==> flow/design.v <==
`timescale 1ns / 1ps
module division_float_32(clock, start, operand1, operand2, result, finish, illegal);
	input clock;  
	input start;  
	input [31:0] operand1, operand2;  
	output reg [31:0] result;  
	output reg finish;  
	output illegal;  
	reg [7:0] exponent;
	reg [23:0] significand1, significand2;
	reg [95:0] temp_operand1, temp_operand2;  
	reg [95:0] sub_result;
	reg [5:0] step;  
	always @(posedge clock) begin  
		if(start) begin
			significand1 = {1'b1, operand1[22:0]};
			significand2 = {1'b1, operand2[22:0]};
			temp_operand1 = {significand1, 24'b0};  
			temp_operand2 = {significand2, 48'b0};  
			finish = 0;
			step = 0;
		end
		if(step == 48) begin  
			sub_result = temp_operand1;  
			exponent = 127 + operand1[30:23] - operand2[30:23];
			if(sub_result[72:48] * 2 > significand2) begin
				sub_result = sub_result + 1;
			end
			if(sub_result[24]) begin
				result[22:0] = sub_result[23:1];
			end else begin
				exponent = exponent - 1;
				result[22:0] = sub_result[22:0];
			end
			if((127 + operand1[30:23]) < operand2[30:23]) begin
				exponent = 0;
			end
			result[31] = operand1[31] ^ operand2[31];
			result[30:23] = exponent;
			if(operand1 == 0) result = 0;
			finish = 1;
		end else begin  
			temp_operand1 = temp_operand1 << 1;  
			if (temp_operand1 >= temp_operand2) temp_operand1 = temp_operand1 - temp_operand2 + 1;
			step = step + 1;  
		end
	end
	assign illegal = (operand2 == 0) ? 1 : 0;  
endmodule
==> flow/run.sh <==
#!/bin/bash
# the make line also repeats each setting of config.mk as NAME=value (left out here)
make -C /OpenROAD-flow-scripts/flow DESIGN_CONFIG=/design/flow/config.mk WORK_HOME=/design/flow/orfs CLKGATE_MAP_FILE= finish
==> flow/config.mk <==
export PLATFORM = sky130hd
export DESIGN_NAME = division_float_32
export DESIGN_NICKNAME = division_float_32
export VERILOG_FILES = /design/flow/design.v
export SDC_FILE = /design/flow/constraint.sdc
export NUM_CORES = 4
export LEC_CHECK = 0
export CAP_MARGIN = 20
export CORE_MARGIN = 2
export CORE_UTILIZATION = 57
export CTS_CLUSTER_SIZE = 62
export SETUP_SLACK_MARGIN = 1.12
export SLEW_MARGIN = 20
==> flow/constraint.sdc <==
create_clock -name core_clock -period 4.07 [get_ports {clock}]
set_input_delay 0.8140 -clock core_clock [delete_from_list [all_inputs] [get_ports {clock}]]
set_output_delay 0.8140 -clock core_clock [all_outputs]
set_load 0.01 [all_outputs]
==> results of run 1 <==
==> area by class of cell <==
cell class	instances	area, sq um	share of cell area, %
diodes	5	12.5	0.0394
clock buffers	37	807	2.54
clock inverters	18	235	0.740
inverters	264	1010	3.17
multi-input cells	2041	16100	50.7
flip-flops and latches	254	5410	17.0
well taps	461	577	1.82
repair buffers	914	7630	24.0
==> metrics by stage <==
| stage | area [sq um] | std cells | utilization [%] |
|---|---|---|---|
| 6_report | 31800 | 3994 | 88.9 |
| 5_1_grt | 31800 | 3991 | 88.9 |
| 4_1_cts | 30900 | 3964 | 86.6 |
| 3_5_place_dp | 27900 | 3833 | 78.2 |
| 3_3_place_gp | 27900 | 3833 | 78.2 |
| 2_1_floorplan | 21500 | 2658 | - |
==> what timing repair did <==
item	CTS	global route
gates resized	319	134
pin swaps	130	67
hold endpoints to repair	0	0
buffers inserted	70	23
gates cloned	6	2
endpoints found under the setup margin	127	127
==> layer usage <==
| layer | GRT usage [%] | vias to the layer above | part of all wire [%] |
|---|---|---|---|
| met3 | 8.81 | 884 | 12 |
| met4 | 23.6 | 2 | 9.2 |
| met1 | 50.7 | 11800 | 35 |
| met2 | 73.1 | 2171 | 43 |
| met5 | 0 | - | 0.011 |
| li1 | - | 10900 | - |
==> reports/qor.yml, run 1 <==
flow_run:
  warning_count: 68
  cap_violations: 0
synthesis:
  synth.most_common_cell: "nand2_1"
  ys_async_sr_fraction_pct: 0
  ys_sh_simple_pct: 21.2
  ys_top_logic_family: "simple AND/OR/NAND/NOR gates"
  syn_nets: 2977
  synth_flops: 254
  synthDistinctLibCells: 102
  xor_share_pct: 5.69
  synthAdderAreaFrac_pct: 16.6
  yosys_area_sq_um: 20800
  muxShareOfSynthArea_pct: 2.60
  top_cells_by_area: "dfxtp_1, ha_1, nand2_1, a21oi_1, inv_1"
  syn_area_sq_um: 20800
  synth.largest_area_cell: "dfxtp_1"
  yosys_cells: 2658
  compound_area_share_pct: 21.0
  top_cell_area_share_pct: 21.4
  syn_area_per_cell_sq_um: 7.81
  ff_type: "dfxtp_1"
  netlist_instances: 2658
  ys_seq_share_pct: 26.0
  netlist_top_cells_count: "nand2_1, inv_1, dfxtp_1"
  edf_count: 32
  yosysWarnings: 1
critical_path:
  crit_family: "AND-OR/OR-AND gates"
  r2r-end: "temp_operand1[30]"
  regToRegSetupSlack_ns: -0.03
  setup.worst_path.end: "temp_operand1[30]"
  cp-start-kind: "input port"
  r2r-start: "temp_operand1[55]"
  worstPathRequired_ns: 4.54
  cpMaxStageDelayCell: "o21ai_0"
  cp.depth: 17
  path_class: "input port to flip-flop"
  cp.arrival_ns: 4.92
  r2r.worst_path.cells: 16
  critical_path_buf_inv_count: 5
  slowest_delay_ns: 0.54
  crit_path_start: "operand2[9]"
  cp_max_fo: 13
  endpoint_kind: "flip-flop"
  path_cells: "clkdlybuf4s50_1, nand2_1, a21boi_2, inv_1, fa_2, o21ai_0, a31oi_1, o21ai_0, a21oi_1, o211a_1, o31ai_4, buf_4, buf_12, buf_12, nor2b_1, a211oi_1, a21oi_1"
timing:
  finalHoldViolCount: 0
  rsz0062_at_grt: "true"
  holdWs_ns: 0.426
  period_minus_slack_ns: 4.45
  tns_ns: -25.07
  setup_violations: 125
  slew_viol_final: 0
  max_freq_mhz: 225
  fin_worst_skew_ns: 0.0218
  finalWorstSetupSlack_ns: -0.379
  tightest_slew_ns: 0.737
  fin_crit_sh_pct: 109
  slew_headroom_pct: 50.4
clock_network:
  numCtsBuffers: 30
  clkLatencyLatePin_ns: 0.61
  numClockSinks: 254
  clk_pin_slew_ns: 0.06
  htreeDepth: 1
  root_buffer: "clkbuf_16"
  ctsHoldBuffers: 0
  clock_path_buffers: 3
  cts_tree: "built"
route:
  vias_per_cell: 6.46
  finalWirelength_mm: 96.1
  drt_pass1_iterations: 7
  drt_first_iter_violations: 3192
  vias: 25800
  wl_per_cell_um: 24.1
  drc_errors: 0
  ant_nets: 0
layout:
  areaGrowthSynthToFinish_pct: 53.0
  final.fill_count: 1627
  nNetsFinal: 3824
global_route:
  grt_pass1_wl_mm: 132
  antenna_found_initial: 10
  grt_max_degree: 66
  grt-ovfl-total: 0
  first_global_vias: 25300
  grtUsageTotal_pct: 43.0
pwr:
  power.share.clock_pct: 11.4
  pg_comb_uw: 19400
  seq-power_uw: 3710
  p_leak_uw: 0.0152
  pwr-share-comb_pct: 74.4
  switching_share_pct: 46.0
  internal-power_uw: 14100
  pg_clk_uw: 2960
  pwr-share-seq_pct: 14.2
  p_sw_uw: 12000
  power_density_nw_per_um2: 821
  ir_drop_uv: 594
  power-top-group: "combinational cells"
  p_total_uw: 26100
outcome:
  violations: "negative setup slack"
  status: "complete, but fails checks"
place:
  dpl.hpwl_mm: 54.6
  pre_cts_slack_ns: -0.643
  portBuffers: 99
  gp_congestion: 0.941
die:
  ioPinCount: 100
  die_height_um: 195
  placementRows: 69
  coreArea_sq_um: 35700
  die_area_sq_um: 38000
  chipWidth_um: 195
  fp-utilization_pct: 58.1
min_path:
  min_from: "significand2[23]"
  worstHoldEndpoint: "significand2[23]"
  worstHoldPathType: "flip-flop to flip-flop"
  whs_path_depth: 1
==> run 2, diff against run 1 <==
Settings changed: CORE_UTILIZATION 57 to 25, CTS_CLUSTER_SIZE 62 to unset, SETUP_SLACK_MARGIN 1.12 to unset.
Clock period 4.07 ns to 6.77 ns, I/O delays scaled along.
==> run 2 against run 1 <==
  * Routed wire length shrank 35%
  * Clock skew shrank 0.0066 ns
  * Largest power group unchanged
  * Sequential cell count is the same
  * Sequential power shrank 42%
  * Now clean on timing, DRC and antenna
==> reports/qor.yml, run 2 <==
outcome:
  status: "finished clean"
die:
  die_height_um: 292  # +50%
  coreArea_sq_um: 82100  # +130%
  ioPinCount: 100  # unchanged
  placementRows: 105  # +52%
  chipWidth_um: 292  # +50%
  die_area_sq_um: 85400  # +120%
  fp-utilization_pct: 25.3  # -33 points
clock_network:
  root_buffer: "clkbuf_16"
  htreeDepth: 1  # unchanged
  numClockSinks: 254  # unchanged
  clkLatencyLatePin_ns: 0.59  # -0.02 ns
  cts_tree: "built"
  cts_setup_buffers: 0  # -100%
  ctsHoldBuffers: 0  # unchanged
  clock_path_buffers: 3  # unchanged
  numCtsBuffers: 30  # unchanged
  post_cts_resized: 0  # -100%
  clk_pin_slew_ns: 0.07  # about the same
critical_path:
  path_class: "input port to flip-flop"
  worstPathRequired_ns: 7.24  # +2.70 ns
  cp.depth: 20  # +3
  r2r-end: "temp_operand1[68]"
  regToRegSetupSlack_ns: 2.12  # +2.15 ns
  endpoint_kind: "flip-flop"
  crit_path_start: "start"
  cp_max_fo: 40  # +27
  cp-start-kind: "input port"
  r2r-start: "temp_operand1[1]"
  crit_family: "AND-OR/OR-AND gates"
  cp.arrival_ns: 6.24  # +1.32 ns
  r2r.worst_path.cells: 17  # +1
  setup.worst_path.end: "temp_operand1[68]"
  path_cells: "buf_4, inv_4, buf_12, nand2_1, ha_1, ha_1, inv_1, fa_1, nor2b_1, o21bai_1, a31oi_1, o311ai_1, nand3_1, buf_4, a2111oi_0, nor4b_1, nor4_1, xnor2_1, a221oi_1, nor2_1"
  critical_path_buf_inv_count: 5  # unchanged
  cpMaxStageDelayCell: "a2111oi_0"
  slowest_delay_ns: 0.75  # +0.21 ns
route:
  drc_errors: 0  # unchanged
  vias: 18500  # -28%
  finalWirelength_mm: 62.6  # -35%
  ant_nets: 0  # unchanged
  antennaDiodeCount: 0  # -5
  drt_first_iter_violations: 1325  # -58%
  highest_layer: "met4"
  met1Wirelength_mm: 29.8  # -12%
  drt_pass1_iterations: 5  # -2
  wl_per_cell_um: 16.4  # -32%
  dr_wl_met2_mm: 28.9  # -31%
  vias_per_cell: 4.87  # -25%
  wl_met3_mm: 2.53  # -78%
timing:
  slew_headroom_pct: 41.1  # -9.2 points
  fin_crit_sh_pct: 85.2  # -24 points
  max_freq_mhz: 173
  fin_worst_skew_ns: 0.0152  # -0.00659 ns
  tightest_slew_ns: 0.861  # +0.124 ns
  tns_ns: 0  # +25.07 ns
  rsz0062_at_grt: "false"
  finalHoldViolCount: 0  # unchanged
  holdWs_ns: 0.428  # +0.00243 ns
  period_minus_slack_ns: 5.77
  slew_viol_final: 0  # unchanged
  finalWorstSetupSlack_ns: 1.00  # +1.38 ns
  setup_violations: 0  # -100%
pwr:
  pg_comb_uw: 6690  # -66%
  power.share.clock_pct: 15.4  # +4.0 points
  internal-power_uw: 5530  # -61%
  ir_drop_uv: 326  # -45%
  p_total_uw: 10400  # -60%
  pwr-share-seq_pct: 20.5  # +6.3 points
  power-top-group: "combinational cells"
  power_density_nw_per_um2: 436  # -47%
  p_sw_uw: 4910  # -59%
  pg_clk_uw: 1610  # -46%
  p_leak_uw: 0.0106  # -30%
  switching_share_pct: 47.0  # +1.1 points
  pwr-share-comb_pct: 64.1  # -10 points
  seq-power_uw: 2140  # -42%
global_route:
  grt_max_degree: 83  # +26%
  grt-ovfl-total: 0  # unchanged
  grtUsageTotal_pct: 14.3  # -29 points
  antenna_found_initial: 0  # -10
  grt_pass1_wl_mm: 99.6  # -24%
  first_global_vias: 18100  # -28%
synthesis:
  syn_area_per_cell_sq_um: 7.81  # unchanged
  xor_share_pct: 5.69  # unchanged
  compound_area_share_pct: 21.0  # unchanged
  ff_type: "dfxtp_1"
  yosys_area_sq_um: 20800  # unchanged
  top_cells_by_area: "dfxtp_1, ha_1, nand2_1, a21oi_1, inv_1"
  yosys_cells: 2658  # unchanged
  synth.most_common_cell: "nand2_1"
  ys_sh_simple_pct: 21.2  # unchanged
  synthAdderAreaFrac_pct: 16.6  # unchanged
  ys_async_sr_fraction_pct: 0  # unchanged
  syn_area_sq_um: 20800  # unchanged
  muxShareOfSynthArea_pct: 2.60  # unchanged
  netlist_instances: 2658  # unchanged
  synth.largest_area_cell: "dfxtp_1"
  top_cell_area_share_pct: 21.4  # unchanged
  netlist_top_cells_count: "nand2_1, inv_1, dfxtp_1"
  syn_nets: 2977  # unchanged
  synth_flops: 254  # unchanged
  synthDistinctLibCells: 102  # unchanged
  ys_seq_share_pct: 26.0  # unchanged
  yosysWarnings: 1  # unchanged
  edf_count: 32  # unchanged
  ys_top_logic_family: "simple AND/OR/NAND/NOR gates"
place:
  gp_congestion: 0.917  # -2.5%
  pre_cts_slack_ns: 0.346  # +0.989 ns
  portBuffers: 99  # unchanged
  dpl.hpwl_mm: 49.1  # -10%
min_path:
  min_from: "temp_operand2[71]"
  worstHoldPathType: "flip-flop to flip-flop"
  whs_path_depth: 1  # unchanged
  worstHoldEndpoint: "temp_operand2[71]"
flow_run:
  warning_count: 62  # -8.8%
  cap_violations: 0  # unchanged
layout:
  final.fill_count: 8775  # +440%
  nNetsFinal: 3037  # -21%
  seqCellArea_sq_um: 5410  # unchanged
  areaGrowthSynthToFinish_pct: 15.3
  logic_area_sq_um: 14000  # -13%
==> run 2: per-stage QoR <==
stage                     std cells  utilization (%)  area [sq um]
after CTS                      3808             29.1         23900
after global routing           3809             29.2         23900
after global placement         3755             28.0         23000
final                          3809             29.2         23900
after floorplan                2658                -         20800
after detailed placement       3755             28.0         23000
==> run 2: cell type report <==
| class | count | share of cell area, % |
|---|---|---|
| sequential | 254 | 22.6 |
| timing repair buffer | 127 | 5.42 |
| multi-input combinational | 2041 | 58.3 |
| tap | 1070 | 5.59 |
| clock buffer | 43 | 3.65 |
| inverter | 264 | 4.16 |
| clock inverter | 10 | 0.350 |
==> run 2: metal layers <==
layer,vias to the layer above,global-route usage (%)
met2,346,24.5
met5,-,0
met3,75,1.39
li1,9361,-
met4,0,3.63
met1,8760,19.3
==> run 3, diff against run 2 <==
Settings changed: ABC_AREA set to 1, CELL_PAD_IN_SITES_DETAIL_PLACEMENT set to 0, CORE_ASPECT_RATIO set to 0.89, CORE_UTILIZATION 25 to 70, CTS_CLUSTER_SIZE set to 72, MAX_ROUTING_LAYER set to met5, PLACE_DENSITY set to 0.74, SETUP_SLACK_MARGIN set to 0.61, TNS_END_PERCENT set to 50.
Clock period 6.77 ns to 4.85 ns, I/O delays scaled along.
==> run 3 against run 2 <==
  * Via count increased by 50%
  * Global-route usage is 33 points higher
  * Hold slack better by 0.016 ns
  * Critical path type unchanged
  * Largest cell class unchanged
==> reports/qor.yml, run 3 <==
layout:
  logic_area_sq_um: 15500  # +11%
  final.fill_count: 2602  # -70%
  nNetsFinal: 4656  # +53%
  finalNonFillerCells: 4820  # +27%
  seqCellArea_sq_um: 5410  # unchanged
  areaGrowthSynthToFinish_pct: 11.3
synthesis:
  synth.most_common_cell: "nand2_1"
  compound_area_share_pct: 7.74  # -13 points
  top_cell_area_share_pct: 23.7  # +2.4 points
  synthAdderAreaFrac_pct: 14.0  # -2.6 points
  ys_top_logic_family: "simple AND/OR/NAND/NOR gates"
  yosys_area_sq_um: 24600  # +18%
  syn_area_sq_um: 24600  # +18%
  ff_type: "dfxtp_1"
  xor_share_pct: 3.21  # -2.5 points
  ys_seq_share_pct: 22.0  # -4.0 points
  ys_async_sr_fraction_pct: 0  # unchanged
  yosysWarnings: 1  # unchanged
  yosys_cells: 4228  # +59%
  syn_area_per_cell_sq_um: 5.81  # -26%
  synthDistinctLibCells: 37  # -64%
  edf_count: 32  # unchanged
  syn_nets: 4547  # +53%
  netlist_instances: 4228  # +59%
  synth_flops: 254  # unchanged
  ys_sh_simple_pct: 37.9  # +17 points
  muxShareOfSynthArea_pct: 0.0815  # -2.5 points
  top_cells_by_area: "nand2_1, dfxtp_1, inv_1, ha_1, nor2_1"
  synth.largest_area_cell: "nand2_1"
  netlist_top_cells_count: "nand2_1, inv_1, nor2_1"
pwr:
  power-top-group: "combinational cells"
  pwr-share-comb_pct: 68.4  # +4.3 points
  p_total_uw: 16700  # +60%
  ir_drop_uv: 455  # +40%
  p_leak_uw: 0.0159  # +50%
  switching_share_pct: 54.2  # +7.1 points
  power.share.clock_pct: 14.2  # -1.2 points
  power_density_nw_per_um2: 609  # +40%
  p_sw_uw: 9030  # +84%
  seq-power_uw: 2910  # +36%
  pwr-share-seq_pct: 17.4  # -3.1 points
  pg_clk_uw: 2360  # +47%
  internal-power_uw: 7630  # +38%
  pg_comb_uw: 11400  # +70%
critical_path:
  cp.depth: 19  # -5.0%
  cpMaxStageDelayCell: "fa_1"
  r2r-start: "temp_operand1[37]"
  path_cells: "buf_4, inv_6, buf_12, buf_4, a21oi_1, ha_1, inv_1, fa_1, nor2_1, inv_1, nor2_1, nand2_1, inv_1, nand2_1, nor2_1, nand3_1, nand4_1, nand3_1, a21oi_1"
  slowest_delay_ns: 0.52  # -0.23 ns
  path_class: "input port to flip-flop"
  endpoint_kind: "flip-flop"
  setup.worst_path.end: "temp_operand1[84]"
  worstPathRequired_ns: 5.35  # -1.89 ns
  r2r.worst_path.cells: 17  # unchanged
  r2r-end: "temp_operand1[73]"
  cp_max_fo: 62  # +55%
  cp-start-kind: "input port"
  crit_path_start: "start"
  crit_family: "simple AND/OR/NAND/NOR gates"
  critical_path_buf_inv_count: 7  # +2
  cp.arrival_ns: 4.78  # -1.46 ns
  regToRegSetupSlack_ns: 1.22  # -0.90 ns
timing:
  tns_ns: 0  # unchanged
  fin_crit_sh_pct: 88.2  # +3.0 points
  rsz0062_at_grt: "true"
  tightest_slew_ns: 0.628  # -0.233 ns
  finalHoldViolCount: 0  # unchanged
  period_minus_slack_ns: 4.28
  finalWorstSetupSlack_ns: 0.573  # -0.428 ns
  slew_headroom_pct: 57.8  # +17 points
  slew_viol_final: 0  # unchanged
  fin_worst_skew_ns: 0.0207  # +0.00550 ns
  setup_violations: 0  # unchanged
  max_freq_mhz: 234
die:
  die_height_um: 181  # -38%
  placementRows: 64  # -39%
  fp-utilization_pct: 71.2  # +46 points
  ioPinCount: 100  # unchanged
  coreArea_sq_um: 34500  # -58%
  die_area_sq_um: 36600  # -57%
  chipWidth_um: 203  # -31%
outcome:
  status: "finished clean"
route:
  drt_first_iter_violations: 3573  # +170%
  wl_per_cell_um: 18.3  # +11%
  finalWirelength_mm: 88.1  # +41%
  antennaDiodeCount: 0  # unchanged
  vias_per_cell: 5.76  # +18%
  drc_errors: 0  # unchanged
  vias: 27800  # +50%
  ant_nets: 0  # unchanged
  drt_pass1_iterations: 6  # +1
global_route:
  grt_max_degree: 70  # -16%
  grt_pass1_wl_mm: 138  # +38%
  antenna_found_initial: 1  # +1
  grtUsageTotal_pct: 47.1  # +33 points
  grt-ovfl-total: 0  # unchanged
  first_global_vias: 26100  # +44%
place:
  dpl.hpwl_mm: 65.8  # +34%
  pre_cts_slack_ns: 0.154  # -0.191 ns
  gp_congestion: 1.13  # +23%
  portBuffers: 99  # unchanged
  place_inst: 4769  # +27%
clock_network:
  numClockSinks: 254  # unchanged
  clock_path_buffers: 3  # unchanged
  clkLatencyLatePin_ns: 0.59  # about the same
  htreeDepth: 1  # unchanged
  clk_pin_slew_ns: 0.06  # about the same
  numCtsBuffers: 28  # -6.7%
  cts_tree: "built"
  cts_setup_buffers: 0  # unchanged
  root_buffer: "clkbuf_16"
min_path:
  worstHoldPathType: "flip-flop to flip-flop"
  min_from: "temp_operand2[10]"
  worstHoldEndpoint: "temp_operand2[10]"
  whs_path_depth: 2  # +1
flow_run:
  warning_count: 65  # +4.8%
  cap_violations: 0  # unchanged
## run 3: layer usage
| metal | track usage, % | wire length [um] | share of wire [%] | up-vias |
|---|---|---|---|---|
| met3 | 9.33 | 9920 | 11 | 442 |
| met2 | 75.9 | 38100 | 43 | 1947 |
| met4 | 27.4 | 6340 | 7.2 | 2 |
| met5 | 0 | 13 | 0.015 | - |
| li1 | - | - | - | 13000 |
| met1 | 58.6 | 33700 | 38 | 12300 |
## run 3: final cells by class
| type | instances | area share (%) |
|---|---|---|
| Clock buffer | 34 | 2.87 |
| Clock inverter | 17 | 0.759 |
| Inverter | 878 | 12.1 |
| Multi-Input combinational cell | 3012 | 56.7 |
| Sequential cell | 254 | 19.8 |
| Tap cell | 462 | 2.11 |
| Timing Repair Buffer | 163 | 5.77 |
## run 3: stage by stage
| stage | instance area (sq um) | hold WS, ns | util [%] |
|---|---|---|---|
| 6_report | 27400 | 0.444 | 79.3 |
| 5_1_grt | 27400 | 0.456 | 79.3 |
| 4_1_cts | 27300 | 0.431 | 79.2 |
| 3_5_place_dp | 26300 | 0.414 | 76.3 |
| 3_3_place_gp | 26300 | 0.402 | 76.3 |
| 2_1_floorplan | 24600 | 0.392 | - |
## run 3: repair_timing
| item | in CTS | in global routing |
|---|---|---|
| endpoints found under the hold margin | 0 | 0 |
| endpoints found under the setup margin | 0 | 27 |
| hold buffers | 0 | 0 |
| resized | 0 | 12 |
==> run 4, diff against run 3 <==
Settings changed: ABC_AREA 1 to 0, CELL_PAD_IN_SITES_DETAIL_PLACEMENT 0 to 1, CELL_PAD_IN_SITES_GLOBAL_PLACEMENT set to 2, CORE_ASPECT_RATIO 0.89 to 0.73, CORE_MARGIN 2 to 4, CORE_UTILIZATION 70 to 17, CTS_CLUSTER_SIZE 72 to unset, GPL_TIMING_DRIVEN set to 0, MAX_ROUTING_LAYER met5 to met4, PLACE_DENSITY 0.74 to unset, PLACE_DENSITY_LB_ADDON set to 0.25, SETUP_SLACK_MARGIN 0.61 to unset.
Clock period 4.85 ns to 6.83 ns, I/O delays scaled along.
==> run 4 against run 3 <==
  * Sequential power shrank 27%
  * First-iteration DRC count decreased by 70%
  * Sequential share of layout area grew 1.6 points
  * Non-clock buffer count rose by 43
==> reports/qor.yml, run 4 <==
synthesis:
  ys_top_logic_family: "simple AND/OR/NAND/NOR gates"
  syn_area_sq_um: 20800  # -15%
  compound_area_share_pct: 21.0  # +13 points
  netlist_top_cells_count: "nand2_1, inv_1, dfxtp_1"
  ys_sh_simple_pct: 21.2  # -17 points
  synth.largest_area_cell: "dfxtp_1"
  syn_nets: 2977  # -35%
  top_cell_area_share_pct: 21.4  # -2.4 points
  top_cells_by_area: "dfxtp_1, ha_1, nand2_1, a21oi_1, inv_1"
  synth.most_common_cell: "nand2_1"
  syn_area_per_cell_sq_um: 7.81  # +34%
  muxShareOfSynthArea_pct: 2.60  # +2.5 points
  ys_seq_share_pct: 26.0  # +4.0 points
  synth_flops: 254  # unchanged
  edf_count: 32  # unchanged
  yosysWarnings: 1  # unchanged
  synthDistinctLibCells: 102  # +180%
  ff_type: "dfxtp_1"
  xor_share_pct: 5.69  # +2.5 points
  yosys_area_sq_um: 20800  # -15%
  yosys_cells: 2658  # -37%
  ys_async_sr_fraction_pct: 0  # unchanged
  synthAdderAreaFrac_pct: 16.6  # +2.6 points
  netlist_instances: 2658  # -37%
pwr:
  seq-power_uw: 2110  # -27%
  p_sw_uw: 5930  # -34%
  switching_share_pct: 50.4  # -3.8 points
  power_density_nw_per_um2: 464  # -24%
  power.share.clock_pct: 17.3  # +3.1 points
  pwr-share-seq_pct: 17.9  # +0.5 points
  pg_clk_uw: 2030  # -14%
  pg_comb_uw: 7620  # -33%
  p_total_uw: 11800  # -29%
  pwr-share-comb_pct: 64.8  # -3.6 points
  internal-power_uw: 5830  # -24%
  power-top-group: "combinational cells"
  p_leak_uw: 0.0109  # -31%
  ir_drop_uv: 207  # -54%
timing:
  finalWorstSetupSlack_ns: 0.197  # -0.376 ns
  period_minus_slack_ns: 6.63
  holdWs_ns: 0.430  # -0.0139 ns
  fin_worst_skew_ns: 0.0311  # +0.0104 ns
  slew_viol_final: 0  # unchanged
  max_freq_mhz: 151
  tns_ns: 0  # unchanged
  finalHoldViolCount: 0  # unchanged
  fin_crit_sh_pct: 97.1  # +8.9 points
  setup_violations: 0  # unchanged
  slew_headroom_pct: 23.8  # -34 points
  tightest_slew_ns: 1.14  # +0.516 ns
flow_run:
  warning_count: 62  # -4.6%
  cap_violations: 0  # unchanged
route:
  finalWirelength_mm: 99.5  # +13%
  drt_pass1_iterations: 5  # -1
  dr_wl_met2_mm: 41.7  # +9.4%
  ant_nets: 0  # unchanged
  highest_layer: "met4"
  drc_errors: 0  # unchanged
  wl_per_cell_um: 22.4  # +23%
  met1Wirelength_mm: 53.3  # +58%
  wl_met3_mm: 3.31  # -67%
  vias: 19500  # -30%
  drt_first_iter_violations: 1080  # -70%
  vias_per_cell: 4.39  # -24%
critical_path:
  r2r.worst_path.cells: 16  # -1
  path_class: "input port to flip-flop"
  regToRegSetupSlack_ns: 1.85  # +0.63 ns
  cp_max_fo: 11  # -82%
  worstPathRequired_ns: 7.31  # +1.96 ns
  cp.depth: 19  # unchanged
  cp-start-kind: "input port"
  r2r-end: "temp_operand1[80]"
  cpMaxStageDelayCell: "nor2_1"
  slowest_delay_ns: 0.62  # +0.10 ns
  path_cells: "buf_6, buf_6, buf_4, clkbuf_4, clkbuf_2, buf_4, nor2_1, ha_1, a21oi_1, nand2_1, o2111ai_1, and4_1, a2bb2oi_2, nor3_2, nor2_1, o21ba_1, xnor2_1, a21oi_1, a21o_1"
  crit_path_start: "start"
  endpoint_kind: "flip-flop"
  critical_path_buf_inv_count: 6  # -1
  cp.arrival_ns: 7.12  # +2.34 ns
  r2r-start: "temp_operand1[1]"
  crit_family: "buffers and inverters"
  setup.worst_path.end: "temp_operand1[79]"
global_route:
  first_global_vias: 20000  # -24%
  antenna_found_initial: 4  # +3
  grtUsageTotal_pct: 15.8  # -31 points
  grt_max_degree: 31  # -56%
  grt-ovfl-total: 0  # unchanged
  grt_pass1_wl_mm: 144  # +4.4%
layout:
  final.fill_count: 14400  # +450%
  finalInstanceArea_sq_um: 25400  # -7.3%
  nNetsFinal: 3123  # -33%
  areaGrowthSynthToFinish_pct: 22.1
die:
  ioPinCount: 100  # unchanged
  die_area_sq_um: 128000  # +250%
  fp-utilization_pct: 17.1  # -54 points
  placementRows: 109  # +70%
  chipWidth_um: 417  # +110%
  die_height_um: 307  # +70%
  coreArea_sq_um: 121000  # +250%
min_path:
  min_from: "temp_operand2[71]"
  worstHoldEndpoint: "temp_operand2[71]"
  worstHoldPathType: "flip-flop to flip-flop"
  whs_path_depth: 1  # -1
place:
  dpl.hpwl_mm: 80.8  # +23%
  gp_congestion: 0.839  # -26%
  portBuffers: 98  # -1.0%
  placed_area_sq_um: 23900  # -9.3%
  pre_cts_slack_ns: -2.02  # -2.17 ns
clock_network:
  clock_path_buffers: 3  # unchanged
  root_buffer: "clkbuf_16"
  cts_tree: "built"
  clkLatencyLatePin_ns: 0.59  # about the same
  numCtsBuffers: 37  # +32%
  numClockSinks: 254  # unchanged
  ctsHoldBuffers: 0  # unchanged
  htreeDepth: 2  # +1
  clk_pin_slew_ns: 0.06  # about the same
outcome:
  status: "finished clean"
-- run 4: layout make-up --
| type | count | area, sq um | share of cell area (%) |
|---|---|---|---|
| Antenna cell | 5 | 12.5 | 0.0493 |
| Buffer | 98 | 500 | 1.97 |
| Clock buffer | 51 | 1070 | 4.22 |
| Clock inverter | 15 | 158 | 0.622 |
| Inverter | 264 | 991 | 3.91 |
| Multi-Input combinational cell | 2041 | 14100 | 55.6 |
| Sequential cell | 254 | 5410 | 21.3 |
| Tap cell | 1609 | 2010 | 7.94 |
| Timing Repair Buffer | 108 | 1100 | 4.32 |
-- run 4: metal layers --
metal,GRT usage (%),vias to the layer above
met5,-,-
met1,23.5,9626
li1,-,9540
met4,2.44,0
met2,23.1,295
met3,1.69,61
-- run 4: what timing repair did --
item	4_1_cts	5_1_grt
pin swaps	1	0
gates resized	23	30
buffers inserted	3	0
cloned	0	0
setup endpoints to repair	126	47
-- run 4: through the flow --
stage | cells | utilization, %
2_1_floorplan | 2658 | -
3_3_place_gp | 4365 | 19.6
3_5_place_dp | 4371 | 19.7
4_1_cts | 4439 | 20.8
5_1_grt | 4440 | 20.9
6_report | 4445 | 20.9
==> run 5, diff against run 4 <==
Settings changed: ABC_AREA 0 to unset, CELL_PAD_IN_SITES_DETAIL_PLACEMENT 1 to unset, CELL_PAD_IN_SITES_GLOBAL_PLACEMENT 2 to unset, CORE_ASPECT_RATIO 0.73 to unset, CORE_MARGIN 4 to 2, CORE_UTILIZATION 17 to 70, GPL_TIMING_DRIVEN 0 to unset, PLACE_DENSITY_LB_ADDON 0.25 to unset, SETUP_SLACK_MARGIN set to 0.56, TNS_END_PERCENT 50 to unset.
Clock period 6.83 ns to 4.43 ns, I/O delays scaled along.
==> run 5 against run 4 <==
  * The flow now stops in 4_1_cts
  * Synthesized cell count is the same
  * Area after synthesis is the same
  * Die size shrank 76%
==> reports/qor.yml, run 5 <==
synthesis:
  muxShareOfSynthArea_pct: 2.60  # unchanged
  synthAdderAreaFrac_pct: 16.6  # unchanged
  yosysWarnings: 1  # unchanged
  yosys_cells: 2658  # unchanged
  xor_share_pct: 5.69  # unchanged
  synth.most_common_cell: "nand2_1"
  synthDistinctLibCells: 102  # unchanged
  synth.largest_area_cell: "dfxtp_1"
  yosys_area_sq_um: 20800  # unchanged
  edf_count: 32  # unchanged
  netlist_instances: 2658  # unchanged
  syn_area_per_cell_sq_um: 7.81  # unchanged
  ys_sh_simple_pct: 21.2  # unchanged
  syn_area_sq_um: 20800  # unchanged
  top_cell_area_share_pct: 21.4  # unchanged
  compound_area_share_pct: 21.0  # unchanged
  ys_seq_share_pct: 26.0  # unchanged
  syn_nets: 2977  # unchanged
  ff_type: "dfxtp_1"
  top_cells_by_area: "dfxtp_1, ha_1, nand2_1, a21oi_1, inv_1"
  ys_async_sr_fraction_pct: 0  # unchanged
  ys_top_logic_family: "simple AND/OR/NAND/NOR gates"
  synth_flops: 254  # unchanged
  netlist_top_cells_count: "nand2_1, inv_1, dfxtp_1"
place:
  portBuffers: 99  # +1.0%
  dpl.hpwl_mm: 54.2  # -33%
  pre_cts_slack_ns: -0.523  # +1.49 ns
  gp_congestion: 1.01  # +20%
die:
  ioPinCount: 100  # unchanged
  chipWidth_um: 176  # -58%
  die_height_um: 176  # -43%
  coreArea_sq_um: 29400  # -76%
  die_area_sq_um: 31100  # -76%
  fp-utilization_pct: 70.6  # +54 points
  placementRows: 63  # -42%
outcome:
  haltStage: "4_1_cts"
  tool.error: "[ERROR DPL-0033] detailed placement checks failed during check placement."
  status: "did not finish"
## run 5: metrics by stage
stage	cells	power (uW)	instance area, sq um
3_5_place_dp	3594	16400	26600
2_1_floorplan	2658	11400	21500
3_3_place_gp	3594	15700	26600
==> run 6, diff against run 5 <==
Settings changed: ABC_AREA set to 0, CELL_PAD_IN_SITES_GLOBAL_PLACEMENT set to 3, CORE_ASPECT_RATIO set to 0.54, CORE_MARGIN 2 to 3, CORE_UTILIZATION 70 to 42, GPL_ROUTABILITY_DRIVEN set to 0, GPL_TIMING_DRIVEN set to 1, HOLD_SLACK_MARGIN set to 0.25, MAX_ROUTING_LAYER met4 to unset, MIN_ROUTING_LAYER set to met1, PLACE_DENSITY_LB_ADDON set to 0.02, SETUP_SLACK_MARGIN 0.56 to unset, TNS_END_PERCENT set to 95.
Clock period 4.43 ns to 8.88 ns, I/O delays scaled along.
==> run 6 against run 5 <==
  * The run now finishes clean
  * Synthesized cell count unchanged
  * Area after synthesis stayed put
  * Die size rose by 68%
==> reports/qor.yml, run 6 <==
die:
  fp-utilization_pct: 42.8  # -28 points
  ioPinCount: 100  # unchanged
  die_height_um: 169  # -3.9%
  die_area_sq_um: 52300  # +68%
  coreArea_sq_um: 48500  # +65%
  chipWidth_um: 309  # +75%
  placementRows: 59  # -6.3%
critical_path:
  crit_family: "AND-OR/OR-AND gates"
  r2r-end: "temp_operand1[93]"
  path_class: "input port to flip-flop"
  setup.worst_path.end: "temp_operand1[93]"
  critical_path_buf_inv_count: 4
  r2r-start: "temp_operand2[50]"
  cp_common_cell: "buf_4"
  endpoint_kind: "flip-flop"
  cp.depth: 16
  slowest_delay_ns: 0.82
  cpMaxStageDelayCell: "o31ai_1"
  cp_max_fo: 72
  worstPathRequired_ns: 9.36
  cp-start-kind: "input port"
  path_cells: "buf_4, inv_4, buf_4, a21boi_0, ha_1, inv_1, fa_1, nor4bb_1, nand4_1, nor4_1, a211oi_2, o31ai_1, o221ai_2, nor2_1, mux2i_1, o21ai_1"
  r2r.worst_path.cells: 13
  regToRegSetupSlack_ns: 3.88
  cp.arrival_ns: 7.70
  crit_path_start: "start"
clock_network:
  htreeDepth: 1
  root_buffer: "clkbuf_16"
  cts_tree: "built"
  clk_pin_slew_ns: 0.07
  cts_setup_buffers: 0
  clock_path_buffers: 3
  ctsHoldBuffers: 0
  post_cts_resized: 0
  numClockSinks: 254
  clkLatencyLatePin_ns: 0.60
  numCtsBuffers: 27
pwr:
  switching_share_pct: 49.0
  seq-power_uw: 1650
  ir_drop_uv: 266
  pg_comb_uw: 5310
  power_density_nw_per_um2: 354
  p_sw_uw: 4030
  power-top-group: "combinational cells"
  p_leak_uw: 0.0105
  pwr-share-comb_pct: 64.5
  pwr-share-seq_pct: 20.1
  power.share.clock_pct: 15.4
  internal-power_uw: 4200
  pg_clk_uw: 1270
synthesis:
  xor_share_pct: 5.69  # unchanged
  netlist_instances: 2658  # unchanged
  synthAdderAreaFrac_pct: 16.6  # unchanged
  syn_area_per_cell_sq_um: 7.81  # unchanged
  ys_async_sr_fraction_pct: 0  # unchanged
  syn_nets: 2977  # unchanged
  yosys_cells: 2658  # unchanged
  yosys_area_sq_um: 20800  # unchanged
  netlist_top_cells_count: "nand2_1, inv_1, dfxtp_1"
  synthDistinctLibCells: 102  # unchanged
  syn_area_sq_um: 20800  # unchanged
  ys_seq_share_pct: 26.0  # unchanged
  top_cell_area_share_pct: 21.4  # unchanged
  synth_flops: 254  # unchanged
  edf_count: 32  # unchanged
  top_cells_by_area: "dfxtp_1, ha_1, nand2_1, a21oi_1, inv_1"
  synth.most_common_cell: "nand2_1"
  ys_top_logic_family: "simple AND/OR/NAND/NOR gates"
  muxShareOfSynthArea_pct: 2.60  # unchanged
  ff_type: "dfxtp_1"
  compound_area_share_pct: 21.0  # unchanged
  ys_sh_simple_pct: 21.2  # unchanged
  yosysWarnings: 1  # unchanged
  synth.largest_area_cell: "dfxtp_1"
timing:
  period_minus_slack_ns: 7.22
  slew_headroom_pct: 23.8
  max_freq_mhz: 138
  rsz0062_at_grt: "false"
  tightest_slew_ns: 1.13
  slew_viol_final: 0
  setup_violations: 0
  fin_worst_skew_ns: 0.0230
  tns_ns: 0
  fin_crit_sh_pct: 81.4
  finalHoldViolCount: 0
route:
  vias_per_cell: 5.63
  drt_first_iter_violations: 1640
  antennaDiodeCount: 0
  finalWirelength_mm: 70.4
  wl_per_cell_um: 20.9
  ant_nets: 0
  vias: 18900
  drc_errors: 0
  drt_pass1_iterations: 5
outcome:
  status: "finished clean"
flow_run:
  warning_count: 65
  cap_violations: 0
layout:
  nNetsFinal: 3021
  final.fill_count: 4858
  finalNonFillerCells: 3363
  areaGrowthSynthToFinish_pct: 11.8
global_route:
  grt_pass1_wl_mm: 108
  first_global_vias: 17700
  grtUsageTotal_pct: 26.4
  grt-ovfl-total: 0
  grt_max_degree: 161
  antenna_found_initial: 3
min_path:
  worstHoldPathType: "flip-flop to flip-flop"
  worstHoldEndpoint: "temp_operand2[71]"
  whs_path_depth: 1
  min_from: "temp_operand2[71]"
place:
  place_inst: 3313  # -7.8%
  portBuffers: 99  # unchanged
  dpl.hpwl_mm: 55.4  # +2.0%
[run 6: cell type report]
type / count / area, sq um / share of cell area, %
Sequential cell: 254 / 5410 / 23.3
Timing Repair Buffer: 114 / 1110 / 4.80
Tap cell: 640 / 801 / 3.45
Clock buffer: 30 / 717 / 3.09
Multi-Input combinational cell: 2041 / 13900 / 60.1
Inverter: 264 / 996 / 4.29
Clock inverter: 20 / 243 / 1.05
[run 6: stage by stage]
| stage | area [sq um] | util [%] | worst slack, ns | total power [uW] | hold slack (ns) |
|---|---|---|---|---|---|
| after global placement | 22300 | 45.9 | 1.09 | 6830 | 0.413 |
| after global routing | 23200 | 47.9 | 1.27 | 8850 | 0.436 |
| after floorplan | 20800 | - | 2.70 | 5410 | 0.403 |
| final | 23200 | 47.9 | 1.66 | 8230 | 0.428 |
| after CTS | 23200 | 47.9 | 1.73 | 8150 | 0.427 |
| after detailed placement | 22300 | 45.9 | 1.12 | 6840 | 0.412 |
[run 6: routing by layer]
| layer | global-route usage (%) | share of wire [%] | wire, um | up-vias |
|---|---|---|---|---|
| met2 | 32.3 | 34 | 23900 | 614 |
| met3 | 6.01 | 8.3 | 5860 | 66 |
| met5 | 0 | 0.024 | 17 | - |
| met4 | 3.77 | 1.4 | 994 | 4 |
| li1 | - | - | - | 9321 |
| met1 | 45.1 | 56 | 39600 | 8913 |
==> run 7, diff against run 6 <==
Settings changed: ABC_AREA 0 to unset, CAP_MARGIN 20 to 5, CELL_PAD_IN_SITES_DETAIL_PLACEMENT set to 2, CORE_ASPECT_RATIO 0.54 to unset, CORE_MARGIN 3 to 2, CORE_UTILIZATION 42 to 59, GPL_ROUTABILITY_DRIVEN 0 to unset, GPL_TIMING_DRIVEN 1 to unset, HOLD_SLACK_MARGIN 0.25 to unset, MAX_ROUTING_LAYER set to met5, PLACE_DENSITY set to 0.93, PLACE_DENSITY_LB_ADDON 0.02 to unset, SETUP_SLACK_MARGIN set to 1.27, TNS_END_PERCENT 95 to unset.
Clock period 8.88 ns to 4.75 ns, I/O delays scaled along.
==> run 7 against run 6 <==
  * The flow now stops in 3_1_place_gp_skip_io
  * Area after synthesis unchanged
  * Synthesized cell count unchanged
  * Die size decreased by 30%
==> reports/qor.yml, run 7 <==
outcome:
  status: "did not finish"
  haltStage: "3_1_place_gp_skip_io"
  tool.error: "[ERROR GPL-0301] Utilization 133.973 % exceeds 100%."
synthesis:
  syn_area_sq_um: 20800  # unchanged
  synth.largest_area_cell: "dfxtp_1"
  netlist_top_cells_count: "nand2_1, inv_1, dfxtp_1"
  synthDistinctLibCells: 102  # unchanged
  top_cells_by_area: "dfxtp_1, ha_1, nand2_1, a21oi_1, inv_1"
  syn_area_per_cell_sq_um: 7.81  # unchanged
  yosysWarnings: 1  # unchanged
  synthAdderAreaFrac_pct: 16.6  # unchanged
  yosys_cells: 2658  # unchanged
  ff_type: "dfxtp_1"
  ys_sh_simple_pct: 21.2  # unchanged
  yosys_area_sq_um: 20800  # unchanged
  ys_seq_share_pct: 26.0  # unchanged
  top_cell_area_share_pct: 21.4  # unchanged
  syn_nets: 2977  # unchanged
  ys_top_logic_family: "simple AND/OR/NAND/NOR gates"
  compound_area_share_pct: 21.0  # unchanged
  edf_count: 32  # unchanged
  xor_share_pct: 5.69  # unchanged
  synth_flops: 254  # unchanged
  synth.most_common_cell: "nand2_1"
  ys_async_sr_fraction_pct: 0  # unchanged
  netlist_instances: 2658  # unchanged
  muxShareOfSynthArea_pct: 2.60  # unchanged
die:
  chipWidth_um: 192  # -38%
  die_area_sq_um: 36700  # -30%
  die_height_um: 192  # +13%
  placementRows: 68  # +15%
  coreArea_sq_um: 34600  # -29%
  fp-utilization_pct: 60.0  # +17 points
==> run 8, diff against run 7 <==
Settings changed: CAP_MARGIN 5 to 20, CELL_PAD_IN_SITES_DETAIL_PLACEMENT 2 to 1, CELL_PAD_IN_SITES_GLOBAL_PLACEMENT 3 to unset, CORE_MARGIN 2 to 10, CORE_UTILIZATION 59 to 22, MAX_ROUTING_LAYER met5 to unset, MIN_ROUTING_LAYER met1 to unset, PLACE_DENSITY 0.93 to unset, PLACE_DENSITY_LB_ADDON set to 0.07, SETUP_SLACK_MARGIN 1.27 to 0.3, SLEW_MARGIN 20 to 25.
Clock period 4.75 ns to 7.54 ns, I/O delays scaled along.
==> run 8 against run 7 <==
  * Now clean on timing, DRC and antenna
  * Synthesized cell count did not move
  * Die size rose to 2.9 times the previous value
  * Area after synthesis did not move
==> reports/qor.yml, run 8 <==
clock_network:
  post_cts_resized: 0
  clkLatencyLatePin_ns: 0.60
  htreeDepth: 2
  cts_setup_buffers: 0
  numCtsBuffers: 39
  clock_path_buffers: 3
  root_buffer: "clkbuf_16"
  ctsHoldBuffers: 0
  clk_pin_slew_ns: 0.05
  cts_tree: "built"
  numClockSinks: 254
timing:
  setup_violations: 0
  rsz0062_at_grt: "false"
  fin_worst_skew_ns: 0.0298
  tns_ns: 0
  slew_headroom_pct: 27.8
  finalHoldViolCount: 0
  tightest_slew_ns: 1.07
  max_freq_mhz: 160
  period_minus_slack_ns: 6.26
  fin_crit_sh_pct: 83.0
  slew_viol_final: 0
  holdWs_ns: 0.429
route:
  wl_per_cell_um: 19.7
  vias: 18900
  drt_first_iter_violations: 880
  drt_pass1_iterations: 5
  drc_errors: 0
  vias_per_cell: 4.70
  finalWirelength_mm: 79.1
  antennaDiodeCount: 0
  ant_nets: 0
critical_path:
  crit_family: "AND-OR/OR-AND gates"
  path_class: "input port to flip-flop"
  cp-start-kind: "input port"
  cp_common_cell: "ha_1"
  regToRegSetupSlack_ns: 2.61
  r2r-start: "temp_operand1[23]"
  worstPathRequired_ns: 8.01
  path_cells: "buf_6, inv_4, buf_12, nand2_1, ha_1, ha_1, inv_1, fa_1, nor2b_1, o21bai_1, a31oi_1, o311ai_1, nand3_1, a2111oi_0, nor4b_1, nor4_1, xnor2_1, a221oi_1, nor2_1"
  cp.arrival_ns: 6.72
  r2r-end: "temp_operand1[68]"
  slowest_delay_ns: 0.95
  r2r.worst_path.cells: 13
  setup.worst_path.end: "temp_operand1[68]"
  cpMaxStageDelayCell: "a2111oi_0"
  critical_path_buf_inv_count: 4
  endpoint_kind: "flip-flop"
  cp_max_fo: 56
  cp.depth: 19
  crit_path_start: "start"
place:
  portBuffers: 99
  dpl.hpwl_mm: 63.0
  gp_congestion: 0.835
pwr:
  pg_clk_uw: 1850
  seq-power_uw: 1950
  pwr-share-seq_pct: 19.2
  ir_drop_uv: 150
  power_density_nw_per_um2: 413
  power.share.clock_pct: 18.3
  pg_comb_uw: 6320
  p_leak_uw: 0.0108
  pwr-share-comb_pct: 62.4
  switching_share_pct: 48.0
  power-top-group: "combinational cells"
  p_sw_uw: 4860
  internal-power_uw: 5260
  p_total_uw: 10100
global_route:
  antenna_found_initial: 1
  grt-ovfl-total: 0
  grt_max_degree: 57
  first_global_vias: 20500
  grt_pass1_wl_mm: 123
  grtUsageTotal_pct: 14.5
layout:
  areaGrowthSynthToFinish_pct: 18.0
  seqCellArea_sq_um: 5410
  final.fill_count: 11100
  logic_area_sq_um: 13900
  nNetsFinal: 3050
min_path:
  worstHoldEndpoint: "temp_operand2[71]"
  whs_path_depth: 1
  min_from: "temp_operand2[71]"
  worstHoldPathType: "flip-flop to flip-flop"
synthesis:
  synth.largest_area_cell: "dfxtp_1"
  synth.most_common_cell: "nand2_1"
  edf_count: 32  # unchanged
  synth_flops: 254  # unchanged
  ys_top_logic_family: "simple AND/OR/NAND/NOR gates"
  ys_sh_simple_pct: 21.2  # unchanged
  compound_area_share_pct: 21.0  # unchanged
  ff_type: "dfxtp_1"
  synthAdderAreaFrac_pct: 16.6  # unchanged
  yosys_area_sq_um: 20800  # unchanged
  xor_share_pct: 5.69  # unchanged
  yosysWarnings: 1  # unchanged
  syn_area_per_cell_sq_um: 7.81  # unchanged
  syn_area_sq_um: 20800  # unchanged
  muxShareOfSynthArea_pct: 2.60  # unchanged
  top_cell_area_share_pct: 21.4  # unchanged
  top_cells_by_area: "dfxtp_1, ha_1, nand2_1, a21oi_1, inv_1"
  yosys_cells: 2658  # unchanged
  syn_nets: 2977  # unchanged
  ys_async_sr_fraction_pct: 0  # unchanged
  ys_seq_share_pct: 26.0  # unchanged
  synthDistinctLibCells: 102  # unchanged
  netlist_top_cells_count: "nand2_1, inv_1, dfxtp_1"
  netlist_instances: 2658  # unchanged
die:
  coreArea_sq_um: 93500  # +170%
  placementRows: 112  # +65%
  die_area_sq_um: 107000  # +190%
  die_height_um: 327  # +71%
  chipWidth_um: 327  # +71%
  fp-utilization_pct: 22.2  # -38 points
  ioPinCount: 100
outcome:
  status: "finished clean"
flow_run:
  warning_count: 62
  cap_violations: 0
[run 8: area by class of cell]
cell class	count	area share, %
Multi-Input combinational cell	2041	56.9
Sequential cell	254	22.0
Tap cell	1254	6.40
Timing Repair Buffer	131	5.33
Clock buffer	58	4.69
Inverter	264	4.06
Clock inverter	14	0.572
[run 8: layer usage]
layer	routed length [um]	share of wire, %	global-route usage, %
met5	0	0	0
met4	1770	2.2	3.87
met3	2470	3.1	2.05
met2	34700	44	23.2
met1	40100	51	20.1
[run 8: stage by stage]
stage | util, % | setup WS [ns] | instances | cell area, sq um
after global routing | 26.2 | 0.946 | 4016 | 24500
after floorplan | - | 1.63 | 2658 | 20800
after global placement | 24.8 | 0.679 | 3944 | 23200
after detailed placement | 24.8 | 0.643 | 3944 | 23200
final | 26.2 | 1.28 | 4016 | 24500
after CTS | 26.2 | 1.24 | 4016 | 24500
==> run 9, diff against run 8 <==
Settings changed: ABC_AREA set to 0, CELL_PAD_IN_SITES_DETAIL_PLACEMENT 1 to 0, CORE_ASPECT_RATIO set to 0.89, CORE_MARGIN 10 to 2, CORE_UTILIZATION 22 to 67, CTS_CLUSTER_SIZE set to 24, HOLD_SLACK_MARGIN set to -0.08, MAX_ROUTING_LAYER set to met5, PLACE_DENSITY_LB_ADDON 0.07 to unset, SETUP_SLACK_MARGIN 0.3 to 1.31, SLEW_MARGIN 25 to 20, TNS_END_PERCENT set to 50.
Clock period 7.54 ns to 5.14 ns, I/O delays scaled along.
==> run 9 against run 8 <==
  * The run now fails in 5_1_grt
  * Synthesized cell count unchanged
  * Die size decreased by 70%
  * Area after synthesis unchanged
==> reports/qor.yml, run 9 <==
synthesis:
  edf_count: 32  # unchanged
  top_cells_by_area: "dfxtp_1, ha_1, nand2_1, a21oi_1, inv_1"
  top_cell_area_share_pct: 21.4  # unchanged
  synth.most_common_cell: "nand2_1"
  ys_async_sr_fraction_pct: 0  # unchanged
  netlist_top_cells_count: "nand2_1, inv_1, dfxtp_1"
  yosys_cells: 2658  # unchanged
  synthAdderAreaFrac_pct: 16.6  # unchanged
  syn_nets: 2977  # unchanged
  ff_type: "dfxtp_1"
  xor_share_pct: 5.69  # unchanged
  synth_flops: 254  # unchanged
  ys_top_logic_family: "simple AND/OR/NAND/NOR gates"
  ys_sh_simple_pct: 21.2  # unchanged
  yosys_area_sq_um: 20800  # unchanged
  syn_area_per_cell_sq_um: 7.81  # unchanged
  syn_area_sq_um: 20800  # unchanged
  synth.largest_area_cell: "dfxtp_1"
  ys_seq_share_pct: 26.0  # unchanged
  compound_area_share_pct: 21.0  # unchanged
  synthDistinctLibCells: 102  # unchanged
  yosysWarnings: 1  # unchanged
  netlist_instances: 2658  # unchanged
  muxShareOfSynthArea_pct: 2.60  # unchanged
die:
  die_height_um: 170  # -48%
  placementRows: 60  # -46%
  coreArea_sq_um: 30400  # -67%
  die_area_sq_um: 32400  # -70%
  ioPinCount: 100  # unchanged
  fp-utilization_pct: 68.3  # +46 points
  chipWidth_um: 191  # -42%
clock_network:
  htreeDepth: 1  # -1
  clock_path_buffers: 3  # unchanged
  numCtsBuffers: 27  # -31%
  numClockSinks: 254  # unchanged
  root_buffer: "clkbuf_16"
outcome:
  status: "did not finish"
  haltStage: "5_1_grt"
place:
  pre_cts_slack_ns: -0.00497  # -0.648 ns
  gp_congestion: 1.07  # +28%
  place_inst: 3189  # -19%
  dpl.hpwl_mm: 51.2  # -19%
  portBuffers: 99  # unchanged
[run 9: repair_timing]
item / 4_1_cts
endpoints found under the setup margin: 126
pin swaps: 105
hold buffers: 0
setup buffers: 83
gates resized: 281
cloned: 17
[run 9: through the flow]
step	TNS, ns	area [sq um]	utilization [%]	power [uW]
after floorplan	0	21300	-	9610
after CTS	0	26600	87.6	16100
after detailed placement	-0.00497	23300	76.6	12300
after global placement	0	23300	76.6	12000
==> run 10, diff against run 9 <==
Settings changed: ABC_AREA 0 to 1, CELL_PAD_IN_SITES_DETAIL_PLACEMENT 0 to unset, CORE_ASPECT_RATIO 0.89 to 0.5, CORE_UTILIZATION 67 to 68, CTS_CLUSTER_DIAMETER set to 400, CTS_CLUSTER_SIZE 24 to 96, HOLD_SLACK_MARGIN -0.08 to unset, MAX_ROUTING_LAYER met5 to unset, PLACE_DENSITY set to 0.41, SETUP_SLACK_MARGIN 1.31 to -0.23, TNS_END_PERCENT 50 to 5.
Clock period 5.14 ns to 2.81 ns, I/O delays scaled along.
==> run 10 against run 9 <==
  * The run again fails in 5_1_grt
  * Area after synthesis is 18% higher
  * Die size rose by 16%
  * Synthesized cell count grew 59%
==> reports/qor.yml, run 10 <==
outcome:
  status: "did not finish"
  haltStage: "5_1_grt"
  tool.error: "[ERROR GRT-0232] Routing congestion too high. Check the congestion heatmap in the GUI."
synthesis:
  muxShareOfSynthArea_pct: 0.0815  # -2.5 points
  syn_nets: 4547  # +53%
  ys_sh_simple_pct: 37.9  # +17 points
  compound_area_share_pct: 7.74  # -13 points
  top_cells_by_area: "nand2_1, dfxtp_1, inv_1, ha_1, nor2_1"
  synth.most_common_cell: "nand2_1"
  xor_share_pct: 3.21  # -2.5 points
  synthAdderAreaFrac_pct: 14.0  # -2.6 points
  ff_type: "dfxtp_1"
  ys_seq_share_pct: 22.0  # -4.0 points
  top_cell_area_share_pct: 23.7  # +2.4 points
  netlist_instances: 4228  # +59%
  syn_area_sq_um: 24600  # +18%
  yosysWarnings: 1  # unchanged
  yosys_cells: 4228  # +59%
  ys_top_logic_family: "simple AND/OR/NAND/NOR gates"
  synthDistinctLibCells: 37  # -64%
  edf_count: 32  # unchanged
  synth_flops: 254  # unchanged
  yosys_area_sq_um: 24600  # +18%
  netlist_top_cells_count: "nand2_1, inv_1, nor2_1"
  synth.largest_area_cell: "nand2_1"
  ys_async_sr_fraction_pct: 0  # unchanged
  syn_area_per_cell_sq_um: 5.81  # -26%
global_route:
  grtUsageTotal_pct: 83.6
  grt-ovfl-total: 255
clock_network:
  root_buffer: "clkbuf_16"
  numClockSinks: 254  # unchanged
  htreeDepth: 1  # unchanged
  clock_path_buffers: 3  # unchanged
  numCtsBuffers: 6  # -78%
place:
  portBuffers: 99  # unchanged
  place_inst: 5451  # +71%
  dpl.hpwl_mm: 73.9  # +44%
  gp_congestion: 1.24  # +16%
  pre_cts_slack_ns: -1.26  # -1.25 ns
die:
  placementRows: 49  # -18%
  fp-utilization_pct: 68.8  # +0.44 points
  ioPinCount: 100  # unchanged
  chipWidth_um: 273  # +43%
  die_height_um: 138  # -19%
  die_area_sq_um: 37800  # +16%
  coreArea_sq_um: 35700  # +18%
run 10: stage by stage:
stage	cell area (sq um)	total power, uW	utilization, %	TNS [ns]
detailed placement	31700	28600	88.7	-120.18
CTS	32300	30800	90.5	-18.59
floorplan	25000	18400	-	-77.01
global placement	31700	27700	88.7	-105.83
run 10: routing by layer:
layer / overflow / GRT usage, %
met4: 92 / 86.0
met3: 9 / 72.7
met5: 1 / 52.8
met1: 9 / 81.1
met2: 144 / 97.1
run 10: timing repair:
action	4_1_cts
pin swaps	15
gates resized	118
hold buffers	0
buffers inserted	4
gates cloned	1
setup endpoints to repair	93
==> run 11, diff against run 10 <==
Settings changed: ABC_AREA 1 to unset, CORE_ASPECT_RATIO 0.5 to unset, CORE_UTILIZATION 68 to 66, CTS_CLUSTER_DIAMETER 400 to 364, CTS_CLUSTER_SIZE 96 to 24, PLACE_DENSITY 0.41 to unset, SETUP_SLACK_MARGIN -0.23 to 0.97, TNS_END_PERCENT 5 to unset.
Clock period 2.81 ns to 4.82 ns, I/O delays scaled along.
==> run 11 against run 10 <==
  * The run again fails in 5_1_grt
  * Synthesized cell count is 37% lower
  * Die size is 13% lower
  * Area after synthesis is 15% lower
==> reports/qor.yml, run 11 <==
die:
  ioPinCount: 100  # unchanged
  chipWidth_um: 181  # -34%
  die_area_sq_um: 32900  # -13%
  fp-utilization_pct: 67.4  # -1.4 points
  placementRows: 64  # +31%
  die_height_um: 181  # +31%
  coreArea_sq_um: 30800  # -14%
synthesis:
  syn_area_per_cell_sq_um: 7.81  # +34%
  ys_seq_share_pct: 26.0  # +4.0 points
  xor_share_pct: 5.69  # +2.5 points
  synth.most_common_cell: "nand2_1"
  ff_type: "dfxtp_1"
  synth.largest_area_cell: "dfxtp_1"
  compound_area_share_pct: 21.0  # +13 points
  syn_area_sq_um: 20800  # -15%
  netlist_instances: 2658  # -37%
  edf_count: 32  # unchanged
  netlist_top_cells_count: "nand2_1, inv_1, dfxtp_1"
  ys_async_sr_fraction_pct: 0  # unchanged
  synthDistinctLibCells: 102  # +180%
  muxShareOfSynthArea_pct: 2.60  # +2.5 points
  synthAdderAreaFrac_pct: 16.6  # +2.6 points
  synth_flops: 254  # unchanged
  top_cell_area_share_pct: 21.4  # -2.4 points
  top_cells_by_area: "dfxtp_1, ha_1, nand2_1, a21oi_1, inv_1"
  yosysWarnings: 1  # unchanged
  yosys_area_sq_um: 20800  # -15%
  ys_top_logic_family: "simple AND/OR/NAND/NOR gates"
  yosys_cells: 2658  # -37%
  ys_sh_simple_pct: 21.2  # -17 points
  syn_nets: 2977  # -35%
clock_network:
  numClockSinks: 254  # unchanged
  clock_path_buffers: 3  # unchanged
  numCtsBuffers: 14  # +8
  root_buffer: "clkbuf_16"
  htreeDepth: 1  # unchanged
place:
  gp_congestion: 1.02  # -18%
  portBuffers: 99  # unchanged
  dpl.hpwl_mm: 47.8  # -35%
outcome:
  haltStage: "5_1_grt"
  status: "did not finish"
-- run 11: what timing repair did --
action	in CTS
cloned	8
resized	200
endpoints found under the setup margin	127
buffers inserted	54
hold buffers	0
pin swaps	74
-- run 11: stage by stage --
step	std cells	setup WS, ns	instance area (sq um)
2_1_floorplan	2658	0.0909	21500
3_3_place_gp	3255	-0.166	24000
3_5_place_dp	3255	-0.319	24000
4_1_cts	3336	0.611	25900
==> run 12, diff against run 11 <==
Settings changed: ABC_AREA set to 1, CORE_ASPECT_RATIO set to 0.69, CORE_UTILIZATION 66 to 72, CTS_CLUSTER_DIAMETER 364 to 400, CTS_CLUSTER_SIZE 24 to 10, PLACE_DENSITY set to 0.38, SETUP_SLACK_MARGIN 0.97 to 0.6.
Clock period 4.82 ns to 4.77 ns, I/O delays scaled along.
==> run 12 against run 11 <==
  * The run now finishes clean
  * Die size increased by 8.4%
  * Synthesized cell count up 59%
  * Area after synthesis increased by 18%
==> reports/qor.yml, run 12 <==
outcome:
  status: "finished clean"
global_route:
  grt_max_degree: 70
  grtUsageTotal_pct: 47.3
  first_global_vias: 25000
  grt_pass1_wl_mm: 132
  grt-ovfl-total: 0
  antenna_found_initial: 4
clock_network:
  ctsHoldBuffers: 0  # unchanged
  numCtsBuffers: 29  # +15
  root_buffer: "clkbuf_16"
  htreeDepth: 1  # unchanged
  cts_tree: "built"
  numClockSinks: 254  # unchanged
  clkLatencyLatePin_ns: 0.60
  clk_pin_slew_ns: 0.05
  clock_path_buffers: 3  # unchanged
die:
  ioPinCount: 100  # unchanged
  chipWidth_um: 226  # +25%
  placementRows: 56  # -13%
  coreArea_sq_um: 33800  # +9.5%
  die_area_sq_um: 35700  # +8.4%
  fp-utilization_pct: 72.8  # +5.4 points
  die_height_um: 157  # -13%
pwr:
  pg_comb_uw: 11700
  pwr-share-seq_pct: 17.7
  power-top-group: "combinational cells"
  pwr-share-comb_pct: 70.3
  p_leak_uw: 0.0159
  power_density_nw_per_um2: 610
  ir_drop_uv: 444
  p_sw_uw: 9140
  seq-power_uw: 2950
  switching_share_pct: 54.8
  power.share.clock_pct: 12.0
  internal-power_uw: 7530
  pg_clk_uw: 2000
synthesis:
  ys_seq_share_pct: 22.0  # -4.0 points
  ys_top_logic_family: "simple AND/OR/NAND/NOR gates"
  synthAdderAreaFrac_pct: 14.0  # -2.6 points
  ys_sh_simple_pct: 37.9  # +17 points
  yosys_area_sq_um: 24600  # +18%
  top_cells_by_area: "nand2_1, dfxtp_1, inv_1, ha_1, nor2_1"
  netlist_instances: 4228  # +59%
  ff_type: "dfxtp_1"
  synth.largest_area_cell: "nand2_1"
  xor_share_pct: 3.21  # -2.5 points
  muxShareOfSynthArea_pct: 0.0815  # -2.5 points
  synth.most_common_cell: "nand2_1"
  yosys_cells: 4228  # +59%
  compound_area_share_pct: 7.74  # -13 points
  ys_async_sr_fraction_pct: 0  # unchanged
  syn_area_per_cell_sq_um: 5.81  # -26%
  synth_flops: 254  # unchanged
  syn_area_sq_um: 24600  # +18%
  syn_nets: 4547  # +53%
  top_cell_area_share_pct: 23.7  # +2.4 points
  yosysWarnings: 1  # unchanged
  netlist_top_cells_count: "nand2_1, inv_1, nor2_1"
  edf_count: 32  # unchanged
  synthDistinctLibCells: 37  # -64%
min_path:
  min_from: "temp_operand2[80]"
  worstHoldPathType: "flip-flop to flip-flop"
  worstHoldEndpoint: "temp_operand2[80]"
  whs_path_depth: 2
layout:
  finalInstanceArea_sq_um: 27300
  final_util_pct: 80.9
  areaGrowthSynthToFinish_pct: 11.2
  nNetsFinal: 4670
  final.fill_count: 2560
place:
  placed_area_sq_um: 26500  # +10%
  portBuffers: 99  # unchanged
  dpl.hpwl_mm: 67.7  # +42%
  gp_congestion: 1.17  # +15%
critical_path:
  path_cells: "buf_4, inv_6, buf_4, or2_2, o21ai_0, inv_1, ha_1, inv_1, fa_1, nor2_2, nand2_1, inv_1, nand2_1, nand2_1, a21oi_1, nand3_2, nand2_2, nand2_1, nand2_1, nand3_1, nand3_1, nand2_1"
  cp_max_fo: 16
  r2r-start: "temp_operand1[38]"
  slowest_delay_ns: 0.63
  r2r.worst_path.cells: 18
  regToRegSetupSlack_ns: 1.28
  cp_common_cell: "nand2_1"
  endpoint_kind: "flip-flop"
  setup.worst_path.end: "temp_operand1[81]"
  crit_path_start: "start"
  worstPathRequired_ns: 5.24
  cp-start-kind: "input port"
  crit_family: "simple AND/OR/NAND/NOR gates"
  critical_path_buf_inv_count: 6
  r2r-end: "temp_operand1[81]"
  cpMaxStageDelayCell: "fa_1"
  path_class: "input port to flip-flop"
  cp.arrival_ns: 4.70
  cp.depth: 22
route:
  vias_per_cell: 5.73
  ant_nets: 0
  finalWirelength_mm: 86.1
  drc_errors: 0
  vias: 27700
  wl_per_cell_um: 17.9
  drt_first_iter_violations: 4580
  drt_pass1_iterations: 7
timing:
  setup_violations: 0
  fin_crit_sh_pct: 88.8
  period_minus_slack_ns: 4.24
  holdWs_ns: 0.443
  max_freq_mhz: 236
  slew_headroom_pct: 43.0
  tns_ns: 0
  tightest_slew_ns: 0.854
  finalHoldViolCount: 0
  fin_worst_skew_ns: 0.0258
  slew_viol_final: 0
  rsz0062_at_grt: "true"
flow_run:
  warning_count: 66
  cap_violations: 0
==> run 12: through the flow <==
| stage | cells | setup slack [ns] | total power (uW) |
|---|---|---|---|
| 3_5_place_dp | 4784 | 0.190 | 13900 |
| 5_1_grt | 4821 | 0.587 | 17800 |
| 2_1_floorplan | 4228 | 0.608 | 10700 |
| 4_1_cts | 4821 | 0.725 | 16000 |
| 6_report | 4825 | 0.534 | 16700 |
| 3_3_place_gp | 4784 | 0.268 | 13600 |
==> run 12: layout make-up <==
type | count | area [sq um] | area share, %
Multi-Input combinational cell | 3012 | 15500 | 56.8
Sequential cell | 254 | 5410 | 19.8
Inverter | 878 | 3300 | 12.1
Timing Repair Buffer | 176 | 1730 | 6.33
Clock buffer | 35 | 748 | 2.74
Tap cell | 464 | 581 | 2.12
Clock inverter | 2 | 17.5 | 0.0641
Antenna cell | 4 | 10.0 | 0.0366
==> run 12: timing repair <==
| action | 4_1_cts | 5_1_grt |
|---|---|---|
| setup buffers | 0 | 0 |
| gates resized | 0 | 25 |
| endpoints found under the setup margin | 0 | 87 |
==> run 12: metal layers <==
metal	part of all wire (%)	vias to the layer above	GRT usage (%)
met4	3.5	4	13.9
met5	0.084	-	1.26
li1	-	13100	-
met1	40	12300	65.2
met2	38	2018	67.5
met3	18	296	18.8
Power is estimated from default activity; no workload was simulated.
